==> v24: inputs <==
==> flow/design.v (excerpt) <==
module microprocessor(clk, rst, outputPorts, inputPorts, imem_addr, imem_data, dmem_addr, dmem_we, dmem_wdata, dmem_rdata);
==> flow/config.mk <==
export PLATFORM = sky130hd
export DESIGN_NAME = microprocessor
export DESIGN_NICKNAME = microprocessor
export VERILOG_FILES = /design/flow/design.v
export SDC_FILE = /design/flow/constraint.sdc
export NUM_CORES = 4
export LEC_CHECK = 0
export ABC_AREA = 1
export CAP_MARGIN = 0
export CELL_PAD_IN_SITES_DETAIL_PLACEMENT = 0
export CORE_ASPECT_RATIO = 0.96
export CORE_MARGIN = 2
export CORE_UTILIZATION = 70
export CTS_CLUSTER_DIAMETER = 221
export GPL_ROUTABILITY_DRIVEN = 1
export MIN_ROUTING_LAYER = met1
export SLEW_MARGIN = 20
export TNS_END_PERCENT = 75
==> flow/constraint.sdc <==
create_clock -name core_clock -period 2.81 [get_ports {clk}]
set_input_delay 0.5620 -clock core_clock [delete_from_list [all_inputs] [get_ports {clk}]]
set_output_delay 0.5620 -clock core_clock [all_outputs]
set_load 0.01 [all_outputs]
run.sh (not shown) runs the stock make flow with config.mk's settings and CLKGATE_MAP_FILE=.
==> inputs of v14, as changes to v24 <==
- ABC_AREA: 1 -> 0
- CAP_MARGIN: 0 -> 20
- CELL_PAD_IN_SITES_DETAIL_PLACEMENT: 0 -> unset
- CORE_ASPECT_RATIO: 0.96 -> unset
- CTS_CLUSTER_DIAMETER: 221 -> unset
- CTS_CLUSTER_SIZE: unset -> 56
- GPL_ROUTABILITY_DRIVEN: 1 -> unset
- MIN_ROUTING_LAYER: met1 -> unset
- PLACE_DENSITY_LB_ADDON: unset -> 0.0
- SETUP_SLACK_MARGIN: unset -> 0.84
- TNS_END_PERCENT: 75 -> unset
==> flow/constraint.sdc (replaced) <==
create_clock -name core_clock -period 2.87 [get_ports {clk}]
set_input_delay 0.5740 -clock core_clock [delete_from_list [all_inputs] [get_ports {clk}]]
set_output_delay 0.5740 -clock core_clock [all_outputs]
set_load 0.01 [all_outputs]
==> inputs of v38, as changes to v24 <==
- CAP_MARGIN: 0 -> 15
- CELL_PAD_IN_SITES_DETAIL_PLACEMENT: 0 -> unset
- CELL_PAD_IN_SITES_GLOBAL_PLACEMENT: unset -> 1
- CORE_ASPECT_RATIO: 0.96 -> unset
- CORE_UTILIZATION: 70 -> 40
- CTS_CLUSTER_DIAMETER: 221 -> 44
- CTS_CLUSTER_SIZE: unset -> 93
- GPL_TIMING_DRIVEN: unset -> 0
- HOLD_SLACK_MARGIN: unset -> 0.03
- MAX_ROUTING_LAYER: unset -> met4
- MIN_ROUTING_LAYER: met1 -> met2
- SETUP_SLACK_MARGIN: unset -> -0.15
- SLEW_MARGIN: 20 -> 25
- TNS_END_PERCENT: 75 -> unset
==> flow/constraint.sdc (replaced) <==
create_clock -name core_clock -period 6.0 [get_ports {clk}]
set_input_delay 1.2000 -clock core_clock [delete_from_list [all_inputs] [get_ports {clk}]]
set_output_delay 1.2000 -clock core_clock [all_outputs]
set_load 0.01 [all_outputs]
==> results <==
Dpl cells: v38 9672; v14 6271; v24 8737
Synth top area share: v38 47.0%; v14 48.4%; v24 47.0%
Parity-gate share of the synthesized area counting xor and xnor cells: v38 0.0536%; v14 0.786%; v24 0.0536%
Share of synthesized cell area in full adder, half adder and majority cells: v38 2.38%; v14 2.45%; v24 2.38%
Die Span Y: v38 408 um; v14 305 um; v24 304 um
GPL Wtd Cong: v38 1.38; v14 1.03; v24 1.06
Net count entering floorplan: v38 7482; v14 4907; v24 7482
Mean instance size in the synthesized netlist: v38 8.97 um^2; v14 13.5 um^2; v24 8.97 um^2
Synth Seq Share: v38 56.8%; v14 58.5%; v24 56.8%
Post-Syn Area: v38 65400 um^2; v14 63500 um^2; v24 65400 um^2
Most repeated cell in the gate-level netlist after synthesis: v38 nor2_1; v14 edfxtp_1; v24 nor2_1
Post-Place Cell Area: v38 71700 um^2; v14 70800 um^2; v24 72100 um^2
Number of gates given a new drive strength after cts: v38 0; v14 475; v24 303
Status: v38 aborted with a tool error; v14 aborted with a tool error; v24 failed layout checks
Stage where the flow stopped: v38 global routing (5_1_grt); v14 global routing (5_1_grt); v24 -
Violated checks: v38 -; v14 -; v24 negative setup slack
Area of the chip: v38 167000 um^2; v14 93200 um^2; v24 95900 um^2
Synth mux share: v38 0.551%; v14 18.4%; v24 0.551%
Area reported by Yosys stat: v38 65400 um^2; v14 63500 um^2; v24 65400 um^2
Post-synthesis cell type count: v38 47; v14 90; v24 47
Count of standard-cell rows: v38 148; v14 110; v24 109
Die width: v38 408 um; v14 305 um; v24 316 um
Pre-CTS setup slack: v38 524 ps; v14 -1070 ps; v24 -838 ps
Post-synthesis share of cell area spent on and, or, nand and nor gates: v38 15.3%; v14 6.29%; v24 15.3%
Count of instantiated cells in the yosys netlist: v38 7292; v14 4717; v24 7292
Instance tally after logic synthesis: v38 7292; v14 4717; v24 7292
Post-CTS setup repair buffer count: v38 0; v14 98; v24 40
Aoi/oai-family share of the synthesized area: v38 18.9%; v14 10.5%; v24 18.9%
Number of buffers added by the clock tree synthesis step: v38 182; v14 134; v24 133
